## flow/design.v

```verilog
module LASER (
    input CLK,
    input RST,
    input [3:0] X,
    input [3:0] Y,
    output reg [3:0] C1X,
    output reg [3:0] C1Y,
    output reg [3:0] C2X,
    output reg [3:0] C2Y,
    output reg DONE);
  parameter DATA_WIDTH      = 4;
  parameter VALID_POINT_NUM = 40;
  parameter VALID_POINT_NUM_BY_FOUR = 10;
  parameter ITER_NUM        = 4;
  parameter VALID_PTS_WIDTH       = 6;
  parameter RADIUS = 4;
  integer idx,depth;
  reg[6:0] currentState, nextState;
  localparam IDLE         = 7'b0000001;
  localparam RD_DATA      = 7'b0000010;
  localparam FIRST_TRY_C1 = 7'b0000100;
  localparam FIND_C2      = 7'b0001000;
  localparam FIND_C1      = 7'b0010000;
  localparam EVAL         = 7'b0100000;
  localparam FINISH         = 7'b1000000;
  wire state_IDLE         = currentState[0];
  wire state_RD_DATA      = currentState[1];
  wire state_FIRST_TRY_C1 = currentState[2];
  wire state_FIND_C2      = currentState[3];
  wire state_FIND_C1      = currentState[4];
  wire state_EVAL         = currentState[5];
  wire state_DONE         = currentState[6];
  reg[5:0] valid_pts_cnt;
  reg[DATA_WIDTH-1:0] row_ptr,col_ptr;
  reg[2:0] iters_cnt ;
  wire[1:0] rd_data_in_switch = valid_pts_cnt[1:0];
  reg[VALID_PTS_WIDTH-1:0] curr_valid_Num_acc_ff;
  reg[VALID_PTS_WIDTH-1:0] best_Num_ff;
  reg[DATA_WIDTH-1:0] bestC1X_ff,bestC1Y_ff,bestC2X_ff,bestC2Y_ff;
  reg[DATA_WIDTH-1:0] valid_pts_X_cir_buf[0:VALID_POINT_NUM_BY_FOUR-1][0:3];
  reg[DATA_WIDTH-1:0] valid_pts_Y_cir_buf[0:VALID_POINT_NUM_BY_FOUR-1][0:3];
  reg [VALID_PTS_WIDTH-1:0] det_inside_C1;
  reg [VALID_PTS_WIDTH-1:0] det_inside_C2;
  reg [VALID_PTS_WIDTH-1:0] curr_valid_Num_acc_wr;
  wire[3:0] pt_is_in;
  wire[DATA_WIDTH-1:0] current_validX1 = valid_pts_X_cir_buf[VALID_POINT_NUM_BY_FOUR-1][0];
  wire[DATA_WIDTH-1:0] current_validY1 = valid_pts_Y_cir_buf[VALID_POINT_NUM_BY_FOUR-1][0];
  wire[DATA_WIDTH-1:0] current_validX2 = valid_pts_X_cir_buf[VALID_POINT_NUM_BY_FOUR-1][1];
  wire[DATA_WIDTH-1:0] current_validY2 = valid_pts_Y_cir_buf[VALID_POINT_NUM_BY_FOUR-1][1];
  wire[DATA_WIDTH-1:0] current_validX3 = valid_pts_X_cir_buf[VALID_POINT_NUM_BY_FOUR-1][2];
  wire[DATA_WIDTH-1:0] current_validY3 = valid_pts_Y_cir_buf[VALID_POINT_NUM_BY_FOUR-1][2];
  wire[DATA_WIDTH-1:0] current_validX4 = valid_pts_X_cir_buf[VALID_POINT_NUM_BY_FOUR-1][3];
  wire[DATA_WIDTH-1:0] current_validY4 = valid_pts_Y_cir_buf[VALID_POINT_NUM_BY_FOUR-1][3];
  wire rd_data_done_f        = valid_pts_cnt == (VALID_POINT_NUM-1) && state_RD_DATA;
  wire valid_pts_traversed_f = valid_pts_cnt == (VALID_POINT_NUM_BY_FOUR-1) &&
       (state_FIND_C1 || state_FIND_C2 || state_FIRST_TRY_C1) ;
  wire first_try_done_f      = row_ptr == 15 && col_ptr == 15
       && state_FIRST_TRY_C1 && valid_pts_traversed_f;
  wire find_C2_done_f      = row_ptr == 15 && col_ptr == 15 && state_FIND_C2;
  wire find_C1_done_f      = row_ptr == 15 && col_ptr == 15 && state_FIND_C1;
  wire value_converged_f   = curr_valid_Num_acc_ff == best_Num_ff && state_EVAL;
  wire iters_done_f        = iters_cnt == ITER_NUM-1;
  always @(posedge CLK)
  begin
    if(RST)
    begin
      currentState <= RD_DATA;
    end
    else
    begin
      currentState <= nextState;
    end
  end
  always @(*)
  begin
    case (currentState)
      IDLE    :
      begin
        nextState            = RD_DATA;
      end
      RD_DATA :
      begin
        nextState            = rd_data_done_f   ? FIRST_TRY_C1 : RD_DATA;
      end
      FIRST_TRY_C1 :
      begin
        nextState            = first_try_done_f ? FIND_C2 : FIRST_TRY_C1;
      end
      FIND_C2 :
      begin
        nextState            = find_C2_done_f ? FIND_C1 : FIND_C2;
      end
      FIND_C1 :
      begin
        nextState            =  find_C1_done_f ? EVAL : FIND_C1;
      end
      EVAL    :
      begin
        nextState            = (iters_done_f || value_converged_f) ? FINISH:FIND_C2;
      end
      FINISH    :
      begin
        nextState            = IDLE;
      end
      default :
      begin
        nextState            = IDLE;
      end
    endcase
  end
  always @(posedge CLK)
  begin
    if(RST)
    begin
      row_ptr <= 0;
      col_ptr <= 0;
    end
    else if(state_IDLE || currentState != nextState)
    begin
      row_ptr <= 0;
      col_ptr <= 0;
    end
    else
    begin
      if(first_try_done_f || find_C1_done_f || find_C2_done_f)
      begin
        row_ptr  <= 0;
        col_ptr  <= 0;
      end
      else
      begin
        row_ptr  <= (col_ptr == 15) && valid_pts_traversed_f ?
                 row_ptr+1 : row_ptr ;
        col_ptr  <= valid_pts_traversed_f ?
                 ((col_ptr==15) ? 0 :col_ptr+1) : col_ptr;
      end
    end
  end
  always @(posedge CLK)
  begin
    if(RST)
    begin
      valid_pts_cnt <= 0;
    end
    else if(state_IDLE || currentState != nextState || valid_pts_traversed_f)
    begin
      valid_pts_cnt <= 0;
    end
    else if(state_RD_DATA)
    begin
      valid_pts_cnt <= valid_pts_cnt + 1;
    end
    else if(state_FIND_C1 || state_FIND_C2 || state_FIRST_TRY_C1)
    begin
      valid_pts_cnt <= valid_pts_cnt + 1;
    end
    else
    begin
      valid_pts_cnt <= valid_pts_cnt;
    end
  end
  always @(posedge CLK)
  begin
    if(RST)
    begin
      iters_cnt <= 0;
    end
    else if(state_IDLE)
    begin
      iters_cnt <= 0;
    end
    else if(find_C1_done_f)
    begin
      iters_cnt <= iters_cnt + 1;
    end
    else
    begin
      ;
    end
  end
  always @(posedge CLK)
  begin
    if(state_RD_DATA)
    begin
      for ( depth = 0 ; depth < 4 ; depth = depth + 1)
        for(idx = 1 ; idx < VALID_POINT_NUM_BY_FOUR ; idx = idx+1)
        begin
          if(rd_data_in_switch==2'b00)
          begin
            valid_pts_X_cir_buf[idx][depth] <= valid_pts_X_cir_buf[idx-1][depth];
            valid_pts_Y_cir_buf[idx][depth] <= valid_pts_Y_cir_buf[idx-1][depth];
          end
        end
      case(rd_data_in_switch)
        2'b00:
        begin
          valid_pts_X_cir_buf[0][0] <= X;
          valid_pts_Y_cir_buf[0][0] <= Y;
        end
        2'b01:
        begin
          valid_pts_X_cir_buf[0][1] <= X;
          valid_pts_Y_cir_buf[0][1] <= Y;
        end
        2'b10:
        begin
          valid_pts_X_cir_buf[0][2] <= X;
          valid_pts_Y_cir_buf[0][2] <= Y;
        end
        2'b11:
        begin
          valid_pts_X_cir_buf[0][3] <= X;
          valid_pts_Y_cir_buf[0][3] <= Y;
        end
        default:
        begin
          valid_pts_X_cir_buf[0][0] <= 0;
          valid_pts_Y_cir_buf[0][0] <= 0;
        end
      endcase
    end
    else if((state_FIND_C1 || state_FIRST_TRY_C1 || state_FIND_C2))
    begin
      for(depth = 0 ;depth < 4 ; depth= depth + 1)
        for(idx = 1 ; idx < VALID_POINT_NUM_BY_FOUR ; idx = idx+1)
        begin
          valid_pts_X_cir_buf[idx][depth] <= valid_pts_X_cir_buf[idx-1][depth];
          valid_pts_Y_cir_buf[idx][depth] <= valid_pts_Y_cir_buf[idx-1][depth];
          valid_pts_X_cir_buf[0][depth] <= valid_pts_X_cir_buf[VALID_POINT_NUM_BY_FOUR-1][depth];
          valid_pts_Y_cir_buf[0][depth] <= valid_pts_Y_cir_buf[VALID_POINT_NUM_BY_FOUR-1][depth];
        end
    end
    else
    begin
      ;
    end
  end
  always @(posedge CLK)
  begin
    if(RST)
    begin
      bestC1X_ff <= 0;
      bestC1Y_ff <= 0;
      bestC2X_ff <= 0;
      bestC2Y_ff <= 0;
      best_Num_ff <= 0;
    end
    else if(state_IDLE)
    begin
      bestC1X_ff <= 0;
      bestC1Y_ff <= 0;
      bestC2X_ff <= 0;
      bestC2Y_ff <= 0;
      best_Num_ff <= 0;
    end
    else if(state_FIRST_TRY_C1 || state_FIND_C1)
    begin
      if(curr_valid_Num_acc_wr >= best_Num_ff)
      begin
        bestC1X_ff <= col_ptr;
        bestC1Y_ff <= row_ptr;
        best_Num_ff <= curr_valid_Num_acc_wr;
      end
      else
      begin
        ;
      end
    end
    else if(state_FIND_C2)
    begin
      if(curr_valid_Num_acc_wr >= best_Num_ff)
      begin
        bestC2X_ff <= col_ptr;
        bestC2Y_ff <= row_ptr;
        best_Num_ff <= curr_valid_Num_acc_wr;
      end
      else
      begin
        ;
      end
    end
    else
    begin
      bestC1X_ff <= bestC1X_ff;
      bestC1Y_ff <= bestC1Y_ff;
      bestC2X_ff <= bestC2X_ff;
      bestC2Y_ff <= bestC2Y_ff;
      best_Num_ff <= best_Num_ff;
    end
  end
  always @(posedge CLK)
  begin
    if(RST)
    begin
      C1X <= 0;
      C1Y <= 0;
      C2X <= 0;
      C2Y <= 0;
      DONE <= 0;
    end
    else if(state_IDLE)
    begin
      C1X <= 0;
      C1Y <= 0;
      C2X <= 0;
      C2Y <= 0;
      DONE <= 0;
    end
    else if(state_DONE)
    begin
      C1X <= bestC1X_ff;
      C1Y <= bestC1Y_ff;
      C2X <= bestC2X_ff;
      C2Y <= bestC2Y_ff;
      DONE <= 1;
    end
    else
    begin
      ;
    end
  end
  reg[DATA_WIDTH-1:0] C1_Xin;
  reg[DATA_WIDTH-1:0] C1_Yin;
  wire[DATA_WIDTH-1:0] C1_Xin_feed = C1_Xin;
  wire[DATA_WIDTH-1:0] C1_Yin_feed = C1_Yin;
  reg[DATA_WIDTH-1:0] C2_Xin;
  reg[DATA_WIDTH-1:0] C2_Yin;
  wire[DATA_WIDTH-1:0] C2_Xin_feed = C2_Xin;
  wire[DATA_WIDTH-1:0] C2_Yin_feed = C2_Yin;
  always @(*)
  begin:DET_IN_INPUTS
    if(state_FIRST_TRY_C1)
    begin
      C1_Xin = col_ptr;
      C1_Yin = row_ptr;
      C2_Xin = col_ptr;
      C2_Yin = row_ptr;
    end
    else if(state_FIND_C1)
    begin
      C1_Xin = col_ptr;
      C1_Yin = row_ptr;
      C2_Xin = bestC2X_ff;
      C2_Yin = bestC2Y_ff;
    end
    else if(state_FIND_C2)
    begin
      C1_Xin = bestC1X_ff;
      C1_Yin = bestC1Y_ff;
      C2_Xin = col_ptr;
      C2_Yin = row_ptr;
    end
    else
    begin
      C1_Xin = 0;
      C1_Yin = 0;
      C2_Xin = 0;
      C2_Yin = 0;
    end
  end
  always @(posedge CLK )
  begin
    if(RST)
    begin
      curr_valid_Num_acc_ff <= 0;
    end
    else if(state_IDLE || valid_pts_traversed_f||currentState!=nextState)
    begin
      curr_valid_Num_acc_ff <= 0;
    end
    else if(state_FIND_C1 || state_FIND_C2 || state_FIRST_TRY_C1)
    begin
      curr_valid_Num_acc_ff <= curr_valid_Num_acc_wr;
    end
    else
    begin
      curr_valid_Num_acc_ff <= curr_valid_Num_acc_ff;
    end
  end
  always @(*)
  begin
    curr_valid_Num_acc_wr = (pt_is_in[0] + pt_is_in[1]) + (pt_is_in[2] +pt_is_in[3])
                          + curr_valid_Num_acc_ff;
  end
  det_inside
    #(
      .RADIUS (RADIUS )
    )
    u_det_inside0(
      .circle1X (C1_Xin_feed ),
      .circle1Y (C1_Yin_feed ),
      .circle2X (C2_Xin_feed ),
      .circle2Y (C2_Yin_feed ),
      .validX   (current_validX1),
      .validY   (current_validY1),
      .pt_is_in (pt_is_in[0] )
    );
  det_inside
    #(
      .RADIUS (RADIUS )
    )
    u_det_inside1(
      .circle1X (C1_Xin_feed ),
      .circle1Y (C1_Yin_feed ),
      .circle2X (C2_Xin_feed ),
      .circle2Y (C2_Yin_feed ),
      .validX   (current_validX2),
      .validY   (current_validY2),
      .pt_is_in (pt_is_in[1] )
    );
  det_inside
    #(
      .RADIUS (RADIUS )
    )
    u_det_inside2(
      .circle1X (C1_Xin_feed ),
      .circle1Y (C1_Yin_feed ),
      .circle2X (C2_Xin_feed ),
      .circle2Y (C2_Yin_feed ),
      .validX   (current_validX3   ),
      .validY   (current_validY3  ),
      .pt_is_in (pt_is_in[2] )
    );
  det_inside
    #(
      .RADIUS (RADIUS )
    )
    u_det_inside3(
      .circle1X (C1_Xin_feed ),
      .circle1Y (C1_Yin_feed ),
      .circle2X (C2_Xin_feed ),
      .circle2Y (C2_Yin_feed ),
      .validX   (current_validX4   ),
      .validY   (current_validY4   ),
      .pt_is_in (pt_is_in[3] )
    );
endmodule
module det_inside(input[3:0] circle1X,
                    input[3:0] circle1Y,
                    input[3:0] circle2X,
                    input[3:0] circle2Y,
                    input[3:0] validX,
                    input[3:0] validY,
                    output pt_is_in);
  parameter RADIUS = 4;
  reg det_inside_C1,det_inside_C2;
  wire signed[4:0] dispC1X = validX - circle1X;
  reg[3:0] absDispC1X;
  wire signed[4:0] dispC1Y = validY - circle1Y;
  reg[3:0] absDispC1Y;
  wire signed[4:0] dispC2X = validX - circle2X;
  reg[3:0] absDispC2X;
  wire signed[4:0] dispC2Y = validY - circle2Y;
  reg[3:0] absDispC2Y;
  always @(*)
  begin: absoulute
    if(dispC1X > 0)
    begin
      absDispC1X = dispC1X;
    end
    else
    begin
      absDispC1X = ~dispC1X+1;
    end
    if(dispC1Y > 0)
    begin
      absDispC1Y = dispC1Y;
    end
    else
    begin
      absDispC1Y = ~dispC1Y+1;
    end
    if(dispC2X > 0)
    begin
      absDispC2X = dispC2X;
    end
    else
    begin
      absDispC2X = ~dispC2X+1;
    end
    if(dispC2Y > 0)
    begin
      absDispC2Y = dispC2Y;
    end
    else
    begin
      absDispC2Y = ~dispC2Y+1;
    end
  end
  always@(*)
  begin: DET_INSIDE
    det_inside_C1 = ((absDispC1X == RADIUS) && (absDispC1Y == 0))
                  || ((absDispC1X == 0) && (absDispC1Y == RADIUS))
                  || (((absDispC1X <= RADIUS - 1) && (absDispC1Y <= RADIUS - 1))
                      && ~((absDispC1X == RADIUS - 1) && (absDispC1Y == RADIUS - 1)));
    det_inside_C2 = ((absDispC2X == RADIUS) && (absDispC2Y == 0))
                  || ((absDispC2X == 0) && (absDispC2Y == RADIUS))
                  || (((absDispC2X <= RADIUS - 1) && (absDispC2Y <= RADIUS - 1))
                      && ~((absDispC2X == RADIUS - 1) && (absDispC2Y == RADIUS - 1)));
  end
  assign pt_is_in = det_inside_C1 || det_inside_C2;
endmodule
```

## flow/run.sh

```bash
#!/bin/bash
# the make line also repeats each setting of config.mk as NAME=value (left out here)
make -C /OpenROAD-flow-scripts/flow DESIGN_CONFIG=/design/flow/config.mk WORK_HOME=/design/flow/orfs CLKGATE_MAP_FILE= finish
```

## flow/config.mk

```make
export PLATFORM = sky130hd
export DESIGN_NAME = LASER
export DESIGN_NICKNAME = LASER
export VERILOG_FILES = /design/flow/design.v
export SDC_FILE = /design/flow/constraint.sdc
export NUM_CORES = 4
export LEC_CHECK = 0
export ABC_AREA = 1
export CAP_MARGIN = 20
export CORE_MARGIN = 2
export CORE_UTILIZATION = 33
export CTS_CLUSTER_DIAMETER = 129
export GPL_TIMING_DRIVEN = 1
export MIN_ROUTING_LAYER = met2
export PLACE_DENSITY = 0.6
export SLEW_MARGIN = 20
```

## flow/constraint.sdc

```tcl
create_clock -name core_clock -period 10.5 [get_ports {CLK}]
set_input_delay 2.1000 -clock core_clock [delete_from_list [all_inputs] [get_ports {CLK}]]
set_output_delay 2.1000 -clock core_clock [all_outputs]
set_load 0.01 [all_outputs]
```

==> impl_metrics.ini, run 1 <==
; flow metrics
[setup_path]
setup.worst_path.end = bestC1Y_ff[0]
path_delay_family = adder cells
timing.critical_path.arrival_ns = 7.23
worst_setup_path_startpoint = currentState[4]
bufs_and_invs_on_worst_path = 6
crit_path_start_kind = flop
reg2reg_slack_ns = 3.68
cell_with_the_largest_stage_delay_on_the_worst_path = dfxtp_1
critical_path.most_common_cell = nand2_1
timing.setup.critical_path_class = flop to flop
crit_end_element = flop
r2r_end = bestC1Y_ff[0]
r2r_cells = 33
worst_path_largest_cell_delay_ns = 0.55
reg2reg_from = currentState[4]
worst-path-stages = 33
timing.critical_path.fanout_max = 10
critPathRequiredTime_ns = 10.91

[logic_synthesis]
yosys-stat-area_um2 = 18200
synth_async_sr_flop_share_pct = 0
synth.mux.area_fraction_pct = 0
yosys_aoi_share_pct = 5.08
yosys_warning_total = 4
synth.yosys.num_cells = 1812
syn_avg_cell_area_um2 = 10.1
synth.area.top_cells = edfxtp_1, nand2_1, dfxtp_1
yosysUniqueCellTypes = 49
synthTopCellsByCount = nand2_1, edfxtp_1, inv_1, nand3_1, nor2_1
simple_gate_area_share_pct = 20.0
synthesis.instances = 1812
synth.largest_area_cell = edfxtp_1
syn-num-nets = 1924
synth-main-ff-cell = edfxtp_1
synthesis.area_um2 = 18200
top_area_cell_share_pct = 52.7
synthXorXnorAreaFrac_pct = 1.70
most_frequent_cell_after_synthesis = nand2_1
enable_flop_cells = 320
synthAdderAreaFrac_pct = 7.13
topCombFamilyByArea = simple AND/OR/NAND/NOR gates
synth-seq-cells = 389
synth.yosys.seq_area_share_pct = 60.3

[route]
avgRoutedWirePerCell_um = 16.4
1st_pass_router_iterations = 11
num_vias = 17042
drt_iter0_drc = 3011
viasPerCell = 6.54
insertedDiodeCount = 0
drc = 0
postRouteWirelength_mm = 42.6
drtAntennaViolNets = 0

[power]
pwr-share-seq_pct = 43.2
power.share.switching_pct = 37.3
power.share.clock_pct = 22.0
reported_combinational_group_power_w = 0.00215
internal_power_w = 0.00388
pwr.group.sequential_w = 0.00267
worst_ir_drop_vdd_v = 0.000167
power.group.top = registers
p_switching_w = 0.00230
total_clock_network_power_w = 0.00136
p_leak_nw = 8.77
pwr_density_cell_nw_per_um2 = 300
power_frac_comb_pct = 34.8

[min_path]
worstHoldStart = valid_pts_Y_cir_buf[34][2]
worst_hold_end = valid_pts_Y_cir_buf[38][2]
hold_class = flop to flop
hold_path_depth = 0

[place]
postPlaceCellArea_um2 = 19400
gp_congestion = 0.932
port-buffer-count = 26
detailed_place_hpwl_mm = 29.5

[global_routing]
grt_start_max_net_pins = 173
grt_use_total_pct = 22.2
grt_pass1_vias = 18261
grt_pass1_wl_mm = 65.4
grt_antenna_before_repair = 0
grt_overflow = 0

[sta]
rsz0062_at_grt = no
finalSetupViolations = 0
worst_clock_skew_ns = 0.0243
final.setup.tns_ns = 0
max_fclk_ghz = 0.147
slew_viol_final = 0
period_needed_ns = 6.82
tightest_slew_ns = 0.983
final-hold-violation-count = 0
timing.final.crit_share_pct = 64.9
max-slew-margin-rel_pct = 34.3

[flow_run]
maxCapViolations = 0
log_warnings = 51

[finish]
non_filler_cell_area_final_um2 = 20600
finalCoreUtilization_pct = 37.5
fin_nets = 1982
area_growth_pct = 13.0

[die]
floorplan.die.width_um = 239
die-height_um = 239
core.rowCount = 86
core_area_um2 = 54900
io-pin-count = 27
core_util_floorplan_pct = 33.2
die_area_um2 = 57100

[clock_network]
clock_latency_ns = 0.57
htree_num_levels = 2
num_cts_buffers = 39
tritoncts = done
hold_buffers = 0
cts.root.buffer_cell = clkbuf_16
cts_resized = 0
cts_setup_buffers = 0
max-clock-path-buffers = 3
clkTransAtPathRegs_ns = 0.08
clock_sink_count = 389

[status]
outcome = timing/DRC/antenna clean
==> per-layer routing <==
layer	up-vias	track usage, %	share of wire, %
met2	4313	24.2	48
li1	6151	-	-
met4	10	5.28	7.6
met1	6162	-	0
met5	-	5.37	0.65
met3	406	32.3	44
==> area by class of cell <==
class / instances / area (um^2)
fill: 5396 / 34300
sequential: 389 / 11000
multi-input combinational: 1145 / 6190
clock buffer: 51 / 1040
inverter: 261 / 980
tap: 704 / 881
timing repair buffer: 34 / 333
clock inverter: 21 / 175
==> stage by stage <==
step           total power (W)  instances  hold WS [ns]  worst slack [ns]
3_5_place_dp           0.00476       2533         0.405              3.89
6_report               0.00618       2605         0.402              3.68
4_1_cts                0.00614       2605         0.413              3.87
3_3_place_gp           0.00471       2533         0.400              4.01
2_1_floorplan          0.00424       1812         0.400              2.28
5_1_grt                0.00666       2605         0.421              3.07
==> inputs of run 2 (changes only) <==
Settings changed: CORE_UTILIZATION 33 to 67, CTS_CLUSTER_DIAMETER 129 to unset, CTS_CLUSTER_SIZE set to 15, GPL_TIMING_DRIVEN 1 to unset, MIN_ROUTING_LAYER met2 to unset, PLACE_DENSITY 0.6 to 0.35, SETUP_SLACK_MARGIN set to 1.02.
Clock period 10.5 ns to 3.51 ns, I/O delays scaled along.
==> run 2 against run 1 <==
Compared with the run above: now fails the layout checks on setup timing; flip-flop count did not move; non-clock buffer count grew 314; final cell count decreased by 1.8%; utilization grew 52 points.
==> impl_metrics.ini, run 2 <==
; flow metrics
[power]
power_frac_comb_pct = 44.8
post-layout-total-power_w = 0.0223
total_clock_network_power_w = 0.00411
pwr.group.sequential_w = 0.00817
reported_combinational_group_power_w = 0.00998
pwr_density_cell_nw_per_um2 = 933
power.share.switching_pct = 38.8
power.share.clock_pct = 18.5
power.group.top = combinational logic
p_leak_nw = 10.6
internal_power_w = 0.0136
worst_ir_drop_vdd_v = 0.000684
p_switching_w = 0.00864
pwr-share-seq_pct = 36.7

[global_routing]
grt_use_total_pct = 35.2
grt_start_max_net_pins = 72
grt_antenna_before_repair = 0
grt_overflow = 0
grt_pass1_wl_mm = 76.6
grt_pass1_vias = 14516

[die]
core.rowCount = 60
die_area_um2 = 28500
core_area_um2 = 26800
floorplan.die.width_um = 169
io-pin-count = 27
core_util_floorplan_pct = 68.0
die-height_um = 169

[route]
insertedDiodeCount = 0
avgRoutedWirePerCell_um = 22.7
viasPerCell = 6.12
drtAntennaViolNets = 0
drc = 0
1st_pass_router_iterations = 17
postRouteWirelength_mm = 58.0
num_vias = 15637
drt_iter0_drc = 2283

[finish]
seq_area_um2 = 11000
fin_cells = 2557
area_growth_pct = 30.9
nFillCells = 1116
area.combinational_um2 = 7350
fin_nets = 2299
finalCoreUtilization_pct = 89.0

[logic_synthesis]
synth.yosys.seq_area_share_pct = 60.3
top_area_cell_share_pct = 52.7
synthAdderAreaFrac_pct = 7.13
synthesis.instances = 1812
yosys_warning_total = 4
synth.area.top_cells = edfxtp_1, nand2_1, dfxtp_1
simple_gate_area_share_pct = 20.0
synth-main-ff-cell = edfxtp_1
synth.largest_area_cell = edfxtp_1
yosys_aoi_share_pct = 5.08
synth_async_sr_flop_share_pct = 0
synthTopCellsByCount = nand2_1, edfxtp_1, inv_1, nand3_1, nor2_1
synthesis.area_um2 = 18200
enable_flop_cells = 320
syn_avg_cell_area_um2 = 10.1
synth-seq-cells = 389
topCombFamilyByArea = simple AND/OR/NAND/NOR gates
yosys-stat-area_um2 = 18200
yosysUniqueCellTypes = 49
synth.mux.area_fraction_pct = 0
synthXorXnorAreaFrac_pct = 1.70
syn-num-nets = 1924
most_frequent_cell_after_synthesis = nand2_1
synth.yosys.num_cells = 1812

[status]
check-failures = setup timing
outcome = finished with violations

[sta]
period_needed_ns = 5.92
finalSetupViolations = 28
setup_ws_ns = -2.41
max_fclk_ghz = 0.169
worst_clock_skew_ns = 0.0235
slew_viol_final = 0
rsz0062_at_grt = yes
timing.final.crit_share_pct = 169
tightest_slew_ns = 0.870
final-hold-violation-count = 0
max-slew-margin-rel_pct = 42.0
final.setup.tns_ns = -58.36

[setup_path]
reg2reg_from = currentState[4]
timing.critical_path.arrival_ns = 6.29
bufs_and_invs_on_worst_path = 10
path_delay_family = simple AND/OR/NAND/NOR gates
critPathRequiredTime_ns = 3.88
r2r_end = bestC1Y_ff[3]
worst_path_largest_cell_delay_ns = 0.46
crit_end_element = flop
setup.worst_path.end = bestC1Y_ff[3]
cell_with_the_largest_stage_delay_on_the_worst_path = fa_1
critical_path.most_common_cell = nand2_1
timing.critical_path.fanout_max = 5
reg2reg_slack_ns = -2.41
worst_setup_path_startpoint = currentState[4]
crit_path_start_kind = flop
r2r_cells = 38
timing.setup.critical_path_class = flop to flop
worst-path-stages = 38

[min_path]
hold_path_depth = 0
worstHoldStart = valid_pts_Y_cir_buf[23][0]
hold_class = flop to flop
worst_hold_end = valid_pts_Y_cir_buf[27][0]

[clock_network]
tritoncts = done
cts.root.buffer_cell = clkbuf_16
clock_sink_count = 389
htree_num_levels = 2
max-clock-path-buffers = 3
clock_latency_ns = 0.55
num_cts_buffers = 39
hold_buffers = 0
clkTransAtPathRegs_ns = 0.06

[flow_run]
log_warnings = 54
maxCapViolations = 0

[place]
dpl.cell_count = 2440
detailed_place_hpwl_mm = 32.0
port-buffer-count = 26
gp_congestion = 0.963
==> run 2: stage by stage <==
step / hold slack [ns] / area, um^2 / setup slack [ns]
after global placement: 0.401 / 21200 / -2.04
after global routing: 0.423 / 23900 / -2.58
after CTS: 0.417 / 23100 / -1.98
after detailed placement: 0.405 / 21200 / -2.25
after floorplan: 0.400 / 18400 / -1.67
final: 0.415 / 23900 / -2.41
==> run 2: final cells by class <==
cell class,count,share of cell area (%)
Multi-Input combinational cell,1147,30.8
Tap cell,341,1.79
Clock inverter,19,0.713
Clock buffer,51,4.41
Timing Repair inverter,1,0.0367
Timing Repair Buffer,348,11.8
Inverter,261,4.29
Sequential cell,389,46.1
==> run 2: what timing repair did <==
action / in CTS / in global routing
gates resized: 140 / 138
setup endpoints to repair: 301 / 186
gates cloned: 1 / 2
pin swaps: 45 / 71
setup buffers: 24 / 20
==> run 2: metal layers <==
layer  share of wire (%)  track usage [%]
met1                  35             42.5
met2                  46             60.3
met3                  11             5.92
met4                 8.2             19.9
met5                   0                0
==> inputs of run 3 (changes only) <==
Settings changed: CORE_UTILIZATION 67 to 68, CTS_CLUSTER_DIAMETER set to 387, CTS_CLUSTER_SIZE 15 to unset, PLACE_DENSITY 0.35 to unset, SETUP_SLACK_MARGIN 1.02 to -0.28.
Clock period 3.51 ns to 3.67 ns, I/O delays scaled along.
==> run 3 against run 2 <==
Compared with the run above: the layout still fails its checks (setup timing); final cell count down 0.98%; critical path depth down 6; wire length up 0.46%; setup slack better by 0.25 ns; largest power group unchanged.
==> impl_metrics.ini, run 3 <==
; flow metrics
[clock_network]
htree_num_levels = 2
num_cts_buffers = 39
max-clock-path-buffers = 3
hold_buffers = 0
clock_latency_ns = 0.54
cts.root.buffer_cell = clkbuf_16
clkTransAtPathRegs_ns = 0.06
clock_sink_count = 389
tritoncts = done

[route]
routedLengthMet1_mm = 20.1
dr_wl_met2_mm = 27.2
route.top_layer_used = met4
viasPerCell = 6.28
1st_pass_router_iterations = 10
met3_length_mm = 5.97
drc = 0
postRouteWirelength_mm = 58.2
avgRoutedWirePerCell_um = 23.0
insertedDiodeCount = 0
drt_iter0_drc = 2624
num_vias = 15891
drtAntennaViolNets = 0

[status]
check-failures = setup timing
outcome = finished with violations

[flow_run]
maxCapViolations = 0
log_warnings = 55

[setup_path]
r2r_end = bestC1X_ff[3]
timing.critical_path.fanout_max = 6
setup.worst_path.end = bestC1X_ff[3]
crit_path_start_kind = flop
r2r_cells = 32
cell_with_the_largest_stage_delay_on_the_worst_path = fa_1
critPathRequiredTime_ns = 4.04
critical_path.most_common_cell = nand2_4
worst_path_largest_cell_delay_ns = 0.45
bufs_and_invs_on_worst_path = 8
worst_setup_path_startpoint = currentState[4]
reg2reg_slack_ns = -2.16
crit_end_element = flop
timing.setup.critical_path_class = flop to flop
path_delay_family = adder cells
worst-path-stages = 32
reg2reg_from = currentState[4]
timing.critical_path.arrival_ns = 6.20

[power]
post-layout-total-power_w = 0.0216
power_frac_comb_pct = 44.1
power.share.clock_pct = 19.3
internal_power_w = 0.0132
worst_ir_drop_vdd_v = 0.000894
reported_combinational_group_power_w = 0.00950
pwr_density_cell_nw_per_um2 = 911
p_switching_w = 0.00835
power.group.top = combinational logic
total_clock_network_power_w = 0.00417
pwr-share-seq_pct = 36.6
power.share.switching_pct = 38.7
p_leak_nw = 10.5
pwr.group.sequential_w = 0.00788

[logic_synthesis]
synth-main-ff-cell = edfxtp_1
top_area_cell_share_pct = 52.7
synth.mux.area_fraction_pct = 0
syn_avg_cell_area_um2 = 10.1
synthesis.instances = 1812
synthTopCellsByCount = nand2_1, edfxtp_1, inv_1, nand3_1, nor2_1
enable_flop_cells = 320
syn-num-nets = 1924
yosysUniqueCellTypes = 49
synth-seq-cells = 389
synth.area.top_cells = edfxtp_1, nand2_1, dfxtp_1
most_frequent_cell_after_synthesis = nand2_1
yosys-stat-area_um2 = 18200
synthesis.area_um2 = 18200
synth.yosys.num_cells = 1812
simple_gate_area_share_pct = 20.0
synthXorXnorAreaFrac_pct = 1.70
synth.largest_area_cell = edfxtp_1
topCombFamilyByArea = simple AND/OR/NAND/NOR gates
synthAdderAreaFrac_pct = 7.13
yosys_aoi_share_pct = 5.08
yosys_warning_total = 4
synth.yosys.seq_area_share_pct = 60.3
synth_async_sr_flop_share_pct = 0

[finish]
nFillCells = 1014
area.combinational_um2 = 7220
fin_nets = 2280
non_filler_cell_area_final_um2 = 23600
area_growth_pct = 29.7
seq_area_um2 = 11000

[sta]
finalSetupViolations = 28
tightest_slew_ns = 0.944
max-slew-margin-rel_pct = 37.0
slew_viol_final = 0
timing.final.crit_share_pct = 159
max_fclk_ghz = 0.172
final-hold-violation-count = 0
rsz0062_at_grt = yes
worst_clock_skew_ns = 0.0138
setup_ws_ns = -2.16
hold_ws_ns = 0.418
period_needed_ns = 5.83

[min_path]
worst_hold_end = valid_pts_Y_cir_buf[24][2]
hold_class = flop to flop
worstHoldStart = valid_pts_Y_cir_buf[20][2]
hold_path_depth = 0

[place]
detailed_place_hpwl_mm = 33.8
port-buffer-count = 26
gp_congestion = 0.958
postPlaceCellArea_um2 = 21100

[die]
floorplan.die.width_um = 168
core_area_um2 = 26200
die-height_um = 168
io-pin-count = 27
core.rowCount = 59
die_area_um2 = 28100
core_util_floorplan_pct = 69.6

[global_routing]
grt_pass1_wl_mm = 83.1
grt_antenna_before_repair = 1
grt_pass1_vias = 15333
grt_overflow = 0
grt_start_max_net_pins = 70
grt_use_total_pct = 38.9
[run 3: through the flow]
step	TNS, ns	setup slack [ns]	util [%]	cells
2_1_floorplan	-36.08	-1.49	-	1812
3_3_place_gp	-45.80	-1.96	80.7	2433
3_5_place_dp	-50.03	-2.17	80.7	2433
4_1_cts	-43.62	-1.85	87.7	2518
5_1_grt	-56.54	-2.33	90.2	2532
6_report	-51.24	-2.16	90.2	2532
[run 3: cell type report]
class,instances,area share (%)
clock buffers,48,4.49
clock inverters,22,1.12
inverters,261,4.34
multi-input cells,1145,30.5
flip-flops and latches,389,46.5
well taps,335,1.77
repair buffers,331,11.2
repair inverters,1,0.0476
[run 3: timing repair]
action | in CTS | in global routing
pin swaps | 49 | 59
endpoints found under the setup margin | 28 | 28
gates cloned | 1 | 0
resized | 112 | 149
setup buffers | 14 | 16
[run 3: routing by layer]
layer,GRT usage [%],vias to the layer above
met2,65.7,1289
met3,7.45,442
met1,46.3,7392
li1,-,6768
met5,0,-
met4,24.0,0
==> inputs of run 4 (changes only) <==
Settings changed: CAP_MARGIN 20 to 0, CELL_PAD_IN_SITES_DETAIL_PLACEMENT set to 1, CORE_ASPECT_RATIO set to 0.61, CORE_UTILIZATION 68 to 40, CTS_CLUSTER_DIAMETER 387 to unset, CTS_CLUSTER_SIZE set to 70, GPL_ROUTABILITY_DRIVEN set to 1, GPL_TIMING_DRIVEN set to 0, HOLD_SLACK_MARGIN set to 0.14, MIN_ROUTING_LAYER set to met1, PLACE_DENSITY_LB_ADDON set to 0.04, SETUP_SLACK_MARGIN -0.28 to unset.
Clock period 3.67 ns to 9.96 ns, I/O delays scaled along.
==> run 4 against run 3 <==
Compared with the run above: now clean on timing, DRC and antenna; clock power is 63% lower; clock skew is 0.0016 ns higher; utilization is 44 points lower; sequential share of layout area is 6.4 points higher; global-route usage is 19 points lower; worst hold slack worse by 0.014 ns; critical path depth is 5 higher; critical path type unchanged.
==> impl_metrics.ini, run 4 <==
; flow metrics
[status]
outcome = timing/DRC/antenna clean

[setup_path]
timing.critical_path.arrival_ns = 8.02
crit_path_start_kind = flop
path_delay_family = adder cells
worst_setup_path_startpoint = currentState[4]
timing.setup.critical_path_class = flop to flop
bufs_and_invs_on_worst_path = 9
r2r_cells = 37
reg2reg_slack_ns = 2.41
crit_end_element = flop
worst-path-stages = 37
critical_path.most_common_cell = nand2_1
setup.worst_path.end = bestC2X_ff[0]
worst_path_largest_cell_delay_ns = 0.63
r2r_end = bestC2X_ff[0]
cell_with_the_largest_stage_delay_on_the_worst_path = a21oi_1
critPathRequiredTime_ns = 10.43
timing.critical_path.fanout_max = 10
reg2reg_from = currentState[4]

[global_routing]
grt_overflow = 0
grt_antenna_before_repair = 1
grt_pass1_vias = 13046
grt_pass1_wl_mm = 72.2
grt_use_total_pct = 19.8
grt_start_max_net_pins = 59

[die]
core_util_floorplan_pct = 40.3
die-height_um = 171
core.rowCount = 61
core_area_um2 = 45300
floorplan.die.width_um = 277
io-pin-count = 27
die_area_um2 = 47300

[finish]
area_growth_pct = 13.9
non_filler_cell_area_final_um2 = 20800
finalCoreUtilization_pct = 45.9
nFillCells = 5024
fin_nets = 2000
fin_cells = 2516

[place]
dpl.cell_count = 2444
port-buffer-count = 25
gp_congestion = 0.901
postPlaceCellArea_um2 = 19400
detailed_place_hpwl_mm = 34.3

[logic_synthesis]
most_frequent_cell_after_synthesis = nand2_1
synth.yosys.seq_area_share_pct = 60.3
synthesis.instances = 1812
top_area_cell_share_pct = 52.7
yosys_aoi_share_pct = 5.08
yosysUniqueCellTypes = 49
yosys-stat-area_um2 = 18200
synth-seq-cells = 389
synth-main-ff-cell = edfxtp_1
topCombFamilyByArea = simple AND/OR/NAND/NOR gates
enable_flop_cells = 320
syn-num-nets = 1924
synthXorXnorAreaFrac_pct = 1.70
synth.mux.area_fraction_pct = 0
synth_async_sr_flop_share_pct = 0
synthTopCellsByCount = nand2_1, edfxtp_1, inv_1, nand3_1, nor2_1
yosys_warning_total = 4
synthesis.area_um2 = 18200
synth.yosys.num_cells = 1812
syn_avg_cell_area_um2 = 10.1
simple_gate_area_share_pct = 20.0
synth.largest_area_cell = edfxtp_1
synthAdderAreaFrac_pct = 7.13
synth.area.top_cells = edfxtp_1, nand2_1, dfxtp_1

[power]
p_switching_w = 0.00235
reported_combinational_group_power_w = 0.00221
pwr-share-seq_pct = 43.0
worst_ir_drop_vdd_v = 0.000162
power.share.clock_pct = 23.5
total_clock_network_power_w = 0.00155
internal_power_w = 0.00423
p_leak_nw = 8.92
pwr_density_cell_nw_per_um2 = 317
power.share.switching_pct = 35.7
power_frac_comb_pct = 33.5
pwr.group.sequential_w = 0.00283
power.group.top = registers

[sta]
max_fclk_ghz = 0.132
rsz0062_at_grt = no
max-slew-margin-rel_pct = 34.2
period_needed_ns = 7.55
finalSetupViolations = 0
slew_viol_final = 0
timing.final.crit_share_pct = 75.8
hold_ws_ns = 0.404
final-hold-violation-count = 0
tightest_slew_ns = 0.987
worst_clock_skew_ns = 0.0153

[clock_network]
cts_resized = 0
cts.root.buffer_cell = clkbuf_16
cts_setup_buffers = 0
tritoncts = done
htree_num_levels = 2
clock_sink_count = 389
clkTransAtPathRegs_ns = 0.08
clock_latency_ns = 0.54
max-clock-path-buffers = 3
hold_buffers = 0
num_cts_buffers = 39

[min_path]
worstHoldStart = valid_pts_X_cir_buf[5][2]
hold_path_depth = 0
hold_class = flop to flop
worst_hold_end = valid_pts_X_cir_buf[9][2]

[route]
postRouteWirelength_mm = 46.0
insertedDiodeCount = 0
num_vias = 12879
drtAntennaViolNets = 0
viasPerCell = 5.12
1st_pass_router_iterations = 5
drc = 0
drt_iter0_drc = 907
avgRoutedWirePerCell_um = 18.3

[flow_run]
log_warnings = 49
maxCapViolations = 0
-- run 4: area by class of cell --
| class | count | area (um^2) | area share [%] |
|---|---|---|---|
| buffer | 17 | 76.3 | 0.368 |
| timing repair buffer | 35 | 425 | 2.05 |
| inverter | 261 | 980 | 4.72 |
| sequential | 389 | 11000 | 52.9 |
| tap | 598 | 748 | 3.60 |
| clock buffer | 49 | 1090 | 5.24 |
| clock inverter | 22 | 265 | 1.28 |
| multi-input combinational | 1145 | 6190 | 29.8 |
-- run 4: per-layer routing --
layer	global-route usage, %	vias up	routed length, um
met2	29.2	262	18800
met1	30.2	6332	23400
met5	0	-	0
met4	4.04	0	782
met3	3.85	58	2900
li1	-	6227	-
-- run 4: through the flow --
stage	setup slack, ns	setup TNS (ns)	total power, W
CTS	2.44	0	0.00667
detailed placement	2.48	0	0.00508
floorplan	1.74	0	0.00447
global placement	-1.95	-567.86	0.00509
global route	1.78	0	0.00710
finish	2.41	0	0.00659
==> inputs of run 5 (changes only) <==
Settings changed: ABC_AREA 1 to 0, CAP_MARGIN 0 to 20, CELL_PAD_IN_SITES_DETAIL_PLACEMENT 1 to unset, CORE_ASPECT_RATIO 0.61 to unset, CORE_UTILIZATION 40 to 67, CTS_CLUSTER_DIAMETER set to 381, CTS_CLUSTER_SIZE 70 to 15, GPL_ROUTABILITY_DRIVEN 1 to unset, GPL_TIMING_DRIVEN 0 to unset, HOLD_SLACK_MARGIN 0.14 to unset, MIN_ROUTING_LAYER met1 to unset, PLACE_DENSITY_LB_ADDON 0.04 to unset, SETUP_SLACK_MARGIN set to 1.0.
Clock period 9.96 ns to 3.51 ns, I/O delays scaled along.
==> run 5 against run 4 <==
Compared with the run above: the layout now fails its checks (setup timing); clock power is 100% higher; synthesized area shrank 2.4%; via count increased by 4.0%; final area grew 11%; clock skew up 0.019 ns; final cell count fell by 16%; sequential share of layout area decreased by 5.3 points; clock-buffer cell count grew 4; worst hold slack improved by 0.0025 ns; largest cell class unchanged; highest routed layer unchanged.
==> impl_metrics.ini, run 5 <==
; flow metrics
[logic_synthesis]
yosys-stat-area_um2 = 17800
simple_gate_area_share_pct = 8.53
synth.area.top_cells = edfxtp_1, dfxtp_1, ha_1
syn-num-nets = 1492
synth_async_sr_flop_share_pct = 0
syn_avg_cell_area_um2 = 12.9
synth.mux.area_fraction_pct = 3.43
synthTopCellsByCount = edfxtp_1, nor2_1, ha_1, inv_1, xnor2_1
synthAdderAreaFrac_pct = 9.14
yosys_aoi_share_pct = 8.99
yosysUniqueCellTypes = 78
synth.yosys.num_cells = 1380
synthesis.area_um2 = 17800
top_area_cell_share_pct = 54.0
synth.yosys.seq_area_share_pct = 61.8
yosys_warning_total = 4
synth-seq-cells = 389
most_frequent_cell_after_synthesis = edfxtp_1
synth.largest_area_cell = edfxtp_1
topCombFamilyByArea = adder cells
enable_flop_cells = 320
synthXorXnorAreaFrac_pct = 5.17
synth-main-ff-cell = edfxtp_1
synthesis.instances = 1380

[setup_path]
bufs_and_invs_on_worst_path = 7
reg2reg_from = currentState[4]
timing.critical_path.arrival_ns = 6.89
r2r_end = bestC1X_ff[3]
path_delay_family = adder cells
critical_path.most_common_cell = buf_4
reg2reg_slack_ns = -2.93
timing.critical_path.fanout_max = 7
crit_path_start_kind = flop
timing.setup.critical_path_class = flop to flop
worst_path_largest_cell_delay_ns = 0.47
r2r_cells = 32
worst_setup_path_startpoint = currentState[4]
worst-path-stages = 32
critPathRequiredTime_ns = 3.96
crit_end_element = flop
setup.worst_path.end = bestC1X_ff[3]
cell_with_the_largest_stage_delay_on_the_worst_path = fa_2

[die]
die_area_um2 = 27900
io-pin-count = 27
core_util_floorplan_pct = 68.2
core_area_um2 = 26100
core.rowCount = 59
floorplan.die.width_um = 167
die-height_um = 167

[status]
check-failures = setup timing
outcome = finished with violations

[clock_network]
clock_sink_count = 389
clock_latency_ns = 0.59
hold_buffers = 0
max-clock-path-buffers = 3
num_cts_buffers = 29
tritoncts = done
clkTransAtPathRegs_ns = 0.08
cts.root.buffer_cell = clkbuf_16
htree_num_levels = 1

[power]
internal_power_w = 0.0144
power.share.switching_pct = 36.7
pwr_density_cell_nw_per_um2 = 983
reported_combinational_group_power_w = 0.0106
total_clock_network_power_w = 0.00311
p_leak_nw = 8.87
pwr-share-seq_pct = 39.4
pwr.group.sequential_w = 0.00893
power.group.top = combinational logic
power_frac_comb_pct = 46.9
post-layout-total-power_w = 0.0227
power.share.clock_pct = 13.7
p_switching_w = 0.00833
worst_ir_drop_vdd_v = 0.000955

[global_routing]
grt_pass1_vias = 12911
grt_antenna_before_repair = 0
grt_start_max_net_pins = 89
grt_use_total_pct = 33.3
grt_overflow = 0
grt_pass1_wl_mm = 71.2

[route]
drc = 0
drtAntennaViolNets = 0
1st_pass_router_iterations = 6
viasPerCell = 6.37
num_vias = 13399
insertedDiodeCount = 0
drt_iter0_drc = 1636
avgRoutedWirePerCell_um = 24.6
postRouteWirelength_mm = 51.7

[finish]
fin_nets = 1859
non_filler_cell_area_final_um2 = 23100
fin_cells = 2105
nFillCells = 1016
area_growth_pct = 29.8

[sta]
period_needed_ns = 6.44
max-slew-margin-rel_pct = 40.9
final.setup.tns_ns = -71.38
setup_ws_ns = -2.93
finalSetupViolations = 28
rsz0062_at_grt = yes
tightest_slew_ns = 0.878
max_fclk_ghz = 0.155
slew_viol_final = 0
worst_clock_skew_ns = 0.0344
timing.final.crit_share_pct = 183
final-hold-violation-count = 0

[min_path]
worst_hold_end = valid_pts_X_cir_buf[39][2]
hold_class = flop to flop
worstHoldStart = valid_pts_X_cir_buf[35][2]
hold_path_depth = 0

[place]
postPlaceCellArea_um2 = 20900
gp_congestion = 0.965
detailed_place_hpwl_mm = 32.3
dpl.cell_count = 2006
port-buffer-count = 26

[flow_run]
log_warnings = 54
maxCapViolations = 0
==> run 5: area by class of cell <==
class | instances | area, um^2 | area share [%]
clock buffers | 53 | 816 | 3.53
multi-input cells | 860 | 7380 | 32.0
inverters | 89 | 340 | 1.47
flip-flops and latches | 389 | 11000 | 47.7
clock inverters | 1 | 8.76 | 0.0379
repair buffers | 378 | 3120 | 13.5
well taps | 335 | 419 | 1.82
==> run 5: routing by layer <==
metal / up-vias / wire, um / part of all wire (%) / GRT usage [%]
met2: 844 / 25000 / 48 / 55.9
li1: 5802 / - / - / -
met1: 6510 / 19200 / 37 / 43.0
met4: 0 / 3350 / 6.5 / 14.5
met5: - / 0 / 0 / 0
met3: 243 / 4170 / 8.1 / 5.54
==> run 5: per-stage QoR <==
stage	hold WS, ns	utilization [%]	setup slack, ns
6_report	0.406	88.6	-2.93
4_1_cts	0.413	85.4	-2.65
5_1_grt	0.410	88.6	-3.04
3_5_place_dp	0.405	80.2	-2.94
3_3_place_gp	0.400	80.2	-2.77
2_1_floorplan	0.400	-	-2.26
==> run 5: what timing repair did <==
item,CTS,global route
setup buffers,21,23
pin swaps,33,72
resized,80,125
setup endpoints to repair,37,42
gates cloned,0,1
==> inputs of run 6 (changes only) <==
Settings changed: ABC_AREA 0 to unset, CORE_UTILIZATION 67 to 71, CTS_CLUSTER_DIAMETER 381 to unset, CTS_CLUSTER_SIZE 15 to 64, PLACE_DENSITY_LB_ADDON set to 0.26, SETUP_SLACK_MARGIN 1.0 to -0.28.
Clock period 3.51 ns to 4.38 ns, I/O delays scaled along.
==> run 6 against run 5 <==
Compared with the run above: synthesized cell count stayed put; synthesized area stayed put; die size is 5.5% lower; the run now fails in 5_1_grt.
==> impl_metrics.ini, run 6 <==
; yosys + openroad results
[status]
outcome = did not finish
stop_stage = 5_1_grt
error_line = [ERROR GRT-0232] Routing congestion too high. Check the congestion heatmap in the GUI.

[clock_network]
htree_num_levels = 2
num_cts_buffers = 38
max-clock-path-buffers = 3
hold_buffers = 0
cts.root.buffer_cell = clkbuf_16
clock_sink_count = 389

[logic_synthesis]
enable_flop_cells = 320
simple_gate_area_share_pct = 8.53
syn-num-nets = 1492
synth.yosys.seq_area_share_pct = 61.8
yosys_warning_total = 4
synthesis.instances = 1380
synth.largest_area_cell = edfxtp_1
synthAdderAreaFrac_pct = 9.14
synth_async_sr_flop_share_pct = 0
synthesis.area_um2 = 17800
synth.mux.area_fraction_pct = 3.43
most_frequent_cell_after_synthesis = edfxtp_1
syn_avg_cell_area_um2 = 12.9
topCombFamilyByArea = adder cells
yosys_aoi_share_pct = 8.99
synthTopCellsByCount = edfxtp_1, nor2_1, ha_1, inv_1, xnor2_1
synth.yosys.num_cells = 1380
yosys-stat-area_um2 = 17800
yosysUniqueCellTypes = 78
synth-main-ff-cell = edfxtp_1
top_area_cell_share_pct = 54.0
synth.area.top_cells = edfxtp_1, dfxtp_1, ha_1
synth-seq-cells = 389
synthXorXnorAreaFrac_pct = 5.17

[place]
dpl.cell_count = 1981
postPlaceCellArea_um2 = 20800
detailed_place_hpwl_mm = 32.4
port-buffer-count = 26
gp_congestion = 1.01

[global_routing]
grt_overflow = 68
grt_use_total_pct = 73.1

[die]
core_area_um2 = 24500
floorplan.die.width_um = 162
core_util_floorplan_pct = 72.7
io-pin-count = 27
die_area_um2 = 26300
die-height_um = 162
core.rowCount = 57
-- run 6: what timing repair did --
| action | 4_1_cts |
|---|---|
| pin swaps | 46 |
| buffers inserted | 11 |
| gates resized | 91 |
| setup endpoints to repair | 28 |
-- run 6: metrics by stage --
| step | TNS (ns) | utilization (%) | worst slack (ns) |
|---|---|---|---|
| after floorplan | -30.89 | - | -1.38 |
| after global placement | -40.32 | 85.0 | -1.71 |
| after detailed placement | -50.20 | 85.0 | -2.14 |
| after CTS | -43.64 | 92.5 | -1.89 |
-- run 6: metal layers --
layer  overflow  GRT usage, %
met4         37          70.1
met5          0          26.9
met3          3          60.2
met1          0          74.0
met2         28          88.2
==> inputs of run 7 (changes only) <==
Settings changed: CORE_UTILIZATION 71 to 72, CTS_CLUSTER_SIZE 64 to unset, PLACE_DENSITY_LB_ADDON 0.26 to 0.21, SETUP_SLACK_MARGIN -0.28 to 1.57.
Clock period 4.38 ns to 5.43 ns, I/O delays scaled along.
==> run 7 against run 6 <==
Compared with the run above: the flow again stops in 5_1_grt; synthesized area stayed put; die size shrank 1.4%; synthesized cell count unchanged.
==> impl_metrics.ini, run 7 <==
; yosys + openroad results
[die]
floorplan.die.width_um = 161
die-height_um = 161
die_area_um2 = 26000
core_area_um2 = 24200
core_util_floorplan_pct = 73.3
io-pin-count = 27
core.rowCount = 57

[clock_network]
htree_num_levels = 2
cts.root.buffer_cell = clkbuf_16
num_cts_buffers = 39
clock_sink_count = 389
max-clock-path-buffers = 3
hold_buffers = 0

[status]
stop_stage = 5_1_grt
outcome = did not finish

[logic_synthesis]
synth.yosys.seq_area_share_pct = 61.8
synth-main-ff-cell = edfxtp_1
yosysUniqueCellTypes = 78
synthesis.area_um2 = 17800
most_frequent_cell_after_synthesis = edfxtp_1
synth.area.top_cells = edfxtp_1, dfxtp_1, ha_1
syn-num-nets = 1492
synth_async_sr_flop_share_pct = 0
synthTopCellsByCount = edfxtp_1, nor2_1, ha_1, inv_1, xnor2_1
synth.yosys.num_cells = 1380
simple_gate_area_share_pct = 8.53
synthAdderAreaFrac_pct = 9.14
yosys-stat-area_um2 = 17800
synth-seq-cells = 389
yosys_warning_total = 4
synth.mux.area_fraction_pct = 3.43
top_area_cell_share_pct = 54.0
topCombFamilyByArea = adder cells
yosys_aoi_share_pct = 8.99
synth.largest_area_cell = edfxtp_1
synthXorXnorAreaFrac_pct = 5.17
enable_flop_cells = 320
synthesis.instances = 1380
syn_avg_cell_area_um2 = 12.9

[place]
port-buffer-count = 26
gp_congestion = 0.933
detailed_place_hpwl_mm = 31.0
-- run 7: repair_timing --
item,CTS
setup buffers,14
resized,67
endpoints found under the setup margin,28
pin swaps,40
-- run 7: through the flow --
stage | util, % | instances | setup slack, ns | power [W] | area (um^2)
after floorplan | - | 1380 | -0.328 | 0.00873 | 18100
after global placement | 84.2 | 1928 | -0.799 | 0.0106 | 20400
after detailed placement | 84.2 | 1928 | -1.05 | 0.0111 | 20400
after CTS | 91.1 | 2011 | -0.914 | 0.0145 | 22100
==> inputs of run 8 (changes only) <==
Settings changed: ABC_AREA set to 1, CORE_UTILIZATION 72 to 40, CTS_CLUSTER_SIZE set to 92, GPL_ROUTABILITY_DRIVEN set to 0, GPL_TIMING_DRIVEN set to 0, MAX_ROUTING_LAYER set to met4, PLACE_DENSITY_LB_ADDON 0.21 to unset, SETUP_SLACK_MARGIN 1.57 to -0.06.
Clock period 5.43 ns to 6.5 ns, I/O delays scaled along.
==> run 8 against run 7 <==
Compared with the run above: synthesized area rose by 2.5%; die size rose by 82%; the run now finishes clean; synthesized cell count rose by 31%.
==> impl_metrics.ini, run 8 <==
; flow metrics
[status]
outcome = timing/DRC/antenna clean

[power]
reported_combinational_group_power_w = 0.00334
pwr.group.sequential_w = 0.00430
power_frac_comb_pct = 33.5
pwr-share-seq_pct = 43.1
power.group.top = registers
p_leak_nw = 9.02
worst_ir_drop_vdd_v = 0.000252
total_clock_network_power_w = 0.00233
post-layout-total-power_w = 0.00996
p_switching_w = 0.00350
power.share.clock_pct = 23.4
pwr_density_cell_nw_per_um2 = 474
power.share.switching_pct = 35.1
internal_power_w = 0.00647

[route]
1st_pass_router_iterations = 5
drc = 0
drt_iter0_drc = 978
num_vias = 12509
viasPerCell = 4.94
postRouteWirelength_mm = 38.6
insertedDiodeCount = 0
avgRoutedWirePerCell_um = 15.3
drtAntennaViolNets = 0

[min_path]
hold_class = flop to flop
hold_path_depth = 0
worstHoldStart = valid_pts_Y_cir_buf[16][3]
worst_hold_end = valid_pts_Y_cir_buf[20][3]

[die]
core_util_floorplan_pct = 40.3
io-pin-count = 27
floorplan.die.width_um = 217
core.rowCount = 78
die-height_um = 217
core_area_um2 = 45200
die_area_um2 = 47300

[setup_path]
crit_path_start_kind = flop
worst_path_largest_cell_delay_ns = 0.50
critPathRequiredTime_ns = 6.93
reg2reg_from = currentState[4]
timing.setup.critical_path_class = flop to flop
critical_path.most_common_cell = inv_1
timing.critical_path.arrival_ns = 6.53
r2r_cells = 35
reg2reg_slack_ns = 0.40
worst_setup_path_startpoint = currentState[4]
setup.worst_path.end = best_Num_ff[3]
path_delay_family = adder cells
cell_with_the_largest_stage_delay_on_the_worst_path = fa_1
crit_end_element = flop
r2r_end = best_Num_ff[3]
worst-path-stages = 35
bufs_and_invs_on_worst_path = 9
timing.critical_path.fanout_max = 10

[sta]
slew_viol_final = 0
timing.final.crit_share_pct = 93.8
period_needed_ns = 6.10
finalSetupViolations = 0
max_fclk_ghz = 0.164
setup_ws_ns = 0.400
final-hold-violation-count = 0
max-slew-margin-rel_pct = 45.8
tightest_slew_ns = 0.813
worst_clock_skew_ns = 0.0294

[clock_network]
num_cts_buffers = 41
tritoncts = done
clock_sink_count = 389
max-clock-path-buffers = 3
htree_num_levels = 2
cts.root.buffer_cell = clkbuf_16
clkTransAtPathRegs_ns = 0.06
clock_latency_ns = 0.55

[logic_synthesis]
synthesis.instances = 1812
synth.mux.area_fraction_pct = 0
synthAdderAreaFrac_pct = 7.13
synth.yosys.seq_area_share_pct = 60.3
synthTopCellsByCount = nand2_1, edfxtp_1, inv_1, nand3_1, nor2_1
yosys_aoi_share_pct = 5.08
syn_avg_cell_area_um2 = 10.1
synth.area.top_cells = edfxtp_1, nand2_1, dfxtp_1
syn-num-nets = 1924
synth-main-ff-cell = edfxtp_1
enable_flop_cells = 320
synth.yosys.num_cells = 1812
synth-seq-cells = 389
synth_async_sr_flop_share_pct = 0
synth.largest_area_cell = edfxtp_1
yosys_warning_total = 4
top_area_cell_share_pct = 52.7
most_frequent_cell_after_synthesis = nand2_1
simple_gate_area_share_pct = 20.0
synthesis.area_um2 = 18200
topCombFamilyByArea = simple AND/OR/NAND/NOR gates
synthXorXnorAreaFrac_pct = 1.70
yosys-stat-area_um2 = 18200
yosysUniqueCellTypes = 49

[place]
detailed_place_hpwl_mm = 27.5
port-buffer-count = 25
place_ws_ns = -0.854
dpl.cell_count = 2441
postPlaceCellArea_um2 = 19300

[finish]
fin_nets = 2015
area_growth_pct = 15.3
non_filler_cell_area_final_um2 = 21000
fin_cells = 2531
finalCoreUtilization_pct = 46.5

[global_routing]
grt_start_max_net_pins = 97
grt_overflow = 0
grt_use_total_pct = 16.8
grt_antenna_before_repair = 0
grt_pass1_wl_mm = 60.8
grt_pass1_vias = 11857

[flow_run]
log_warnings = 49
maxCapViolations = 0
## run 8: cell type report
cell class,instances,area [um^2]
multi-input combinational,1145,6360
fill,4153,24200
timing repair buffer,48,487
clock inverter,26,307
sequential,389,11000
inverter,261,988
buffer,17,80.1
tap,600,751
clock buffer,45,1040
## run 8: per-stage QoR
step | hold WS, ns | TNS (ns)
2_1_floorplan | 0.400 | 0
6_report | 0.416 | 0
4_1_cts | 0.414 | -0.0704
3_3_place_gp | 0.401 | -297.48
3_5_place_dp | 0.405 | -15.29
5_1_grt | 0.415 | -0.251
## run 8: repair_timing
item,in CTS,in global routing
pin swaps,2,11
setup endpoints to repair,22,22
resized,16,42
hold buffers,0,0
buffers inserted,6,13
## run 8: per-layer routing
layer	vias to the layer above	wire (um)	global-route usage, %
met5	-	0	-
met4	0	1220	6.19
met3	109	1860	3.01
met2	290	17200	25.6
met1	5849	18300	22.4
li1	6261	-	-
==> inputs of run 9 (changes only) <==
Settings changed: ABC_AREA 1 to unset, CTS_CLUSTER_SIZE 92 to unset, GPL_ROUTABILITY_DRIVEN 0 to unset, GPL_TIMING_DRIVEN 0 to unset, MAX_ROUTING_LAYER met4 to unset, SETUP_SLACK_MARGIN -0.06 to unset.
Clock period 6.5 ns to 7.33 ns, I/O delays scaled along.
==> run 9 against run 8 <==
Compared with the run above: still clean on timing, DRC and antenna; sequential power shrank 0.9%; final cell count fell by 18%; sequential share of layout area is 1.6 points higher; synthesized cell count down 24%; combinational power is 8.4% lower; critical path type unchanged.
==> impl_metrics.ini, run 9 <==
; flow metrics
[status]
outcome = timing/DRC/antenna clean

[global_routing]
grt_pass1_vias = 10434
grt_start_max_net_pins = 175
grt_pass1_wl_mm = 59.1
grt_use_total_pct = 16.4
grt_antenna_before_repair = 1
grt_overflow = 0

[logic_synthesis]
synth.area.top_cells = edfxtp_1, dfxtp_1, ha_1
yosys_warning_total = 4
synthAdderAreaFrac_pct = 9.14
synth.largest_area_cell = edfxtp_1
synth-main-ff-cell = edfxtp_1
most_frequent_cell_after_synthesis = edfxtp_1
synth-seq-cells = 389
topCombFamilyByArea = adder cells
synth.yosys.seq_area_share_pct = 61.8
synth.mux.area_fraction_pct = 3.43
simple_gate_area_share_pct = 8.53
synthesis.instances = 1380
synth.yosys.num_cells = 1380
top_area_cell_share_pct = 54.0
yosys_aoi_share_pct = 8.99
synthesis.area_um2 = 17800
enable_flop_cells = 320
synthTopCellsByCount = edfxtp_1, nor2_1, ha_1, inv_1, xnor2_1
yosys-stat-area_um2 = 17800
syn_avg_cell_area_um2 = 12.9
syn-num-nets = 1492
synthXorXnorAreaFrac_pct = 5.17
synth_async_sr_flop_share_pct = 0
yosysUniqueCellTypes = 78

[power]
internal_power_w = 0.00617
worst_ir_drop_vdd_v = 0.000423
power.share.switching_pct = 34.1
p_leak_nw = 7.41
power.share.clock_pct = 21.9
pwr_density_cell_nw_per_um2 = 459
pwr-share-seq_pct = 45.5
power.group.top = registers
total_clock_network_power_w = 0.00205
p_switching_w = 0.00319
reported_combinational_group_power_w = 0.00306
power_frac_comb_pct = 32.7
pwr.group.sequential_w = 0.00426

[die]
core_util_floorplan_pct = 40.4
die_area_um2 = 46200
core.rowCount = 77
core_area_um2 = 44000
floorplan.die.width_um = 215
die-height_um = 215
io-pin-count = 27

[min_path]
worstHoldStart = valid_pts_Y_cir_buf[1][0]
hold_path_depth = 0
hold_class = flop to flop
worst_hold_end = valid_pts_Y_cir_buf[5][0]

[route]
num_vias = 10771
viasPerCell = 5.17
postRouteWirelength_mm = 37.8
1st_pass_router_iterations = 5
avgRoutedWirePerCell_um = 18.1
drc = 0
insertedDiodeCount = 0
drtAntennaViolNets = 0
drt_iter0_drc = 1057

[sta]
max_fclk_ghz = 0.144
hold_ws_ns = 0.411
rsz0062_at_grt = no
slew_viol_final = 0
max-slew-margin-rel_pct = 27.5
finalSetupViolations = 0
final-hold-violation-count = 0
final.setup.tns_ns = 0
tightest_slew_ns = 1.09
timing.final.crit_share_pct = 94.8
setup_ws_ns = 0.385
worst_clock_skew_ns = 0.0163
period_needed_ns = 6.95

[place]
port-buffer-count = 26
gp_congestion = 0.885
place_ws_ns = -0.0719
postPlaceCellArea_um2 = 19000
dpl.cell_count = 2010
detailed_place_hpwl_mm = 26.6

[clock_network]
clock_sink_count = 389
tritoncts = done
htree_num_levels = 2
clkTransAtPathRegs_ns = 0.07
cts_setup_buffers = 0
hold_buffers = 0
max-clock-path-buffers = 3
num_cts_buffers = 41
cts.root.buffer_cell = clkbuf_16
clock_latency_ns = 0.54

[setup_path]
crit_path_start_kind = flop
timing.critical_path.fanout_max = 8
worst_setup_path_startpoint = currentState[2]
reg2reg_slack_ns = 0.38
r2r_cells = 30
bufs_and_invs_on_worst_path = 4
critPathRequiredTime_ns = 7.70
r2r_end = bestC1X_ff[2]
worst-path-stages = 30
crit_end_element = flop
reg2reg_from = currentState[2]
timing.critical_path.arrival_ns = 7.32
worst_path_largest_cell_delay_ns = 0.53
setup.worst_path.end = bestC1X_ff[2]
timing.setup.critical_path_class = flop to flop
path_delay_family = adder cells
cell_with_the_largest_stage_delay_on_the_worst_path = fa_1

[flow_run]
log_warnings = 51
maxCapViolations = 0

[finish]
area_growth_pct = 14.7
non_filler_cell_area_final_um2 = 20400
fin_cells = 2084
fin_nets = 1573
run 9: metrics by stage:
step,util (%),total power (W)
after floorplan,-,0.00639
after detailed placement,43.2,0.00729
after global routing,46.3,0.00996
final,46.3,0.00936
after CTS,46.2,0.00939
after global placement,43.2,0.00717
run 9: timing repair:
action                     in CTS  in global routing
pin swaps                       0                  0
resized                         1                  9
setup endpoints to repair       8                 22
run 9: routing by layer:
layer / track usage [%] / share of wire [%]
met1: 24.4 / 50
met2: 24.3 / 42
met3: 2.97 / 5.1
met4: 4.81 / 2.3
met5: 0 / 0
run 9: final cells by class:
class	instances	area [um^2]
Clock buffer	47	1050
Clock inverter	27	279
Fill cell	3924	23600
Inverter	89	334
Multi-Input combinational cell	860	6310
Sequential cell	389	11000
Tap cell	592	741
Timing Repair Buffer	80	682
Power figures rest on the tool's default switching activity, not on a simulated workload.
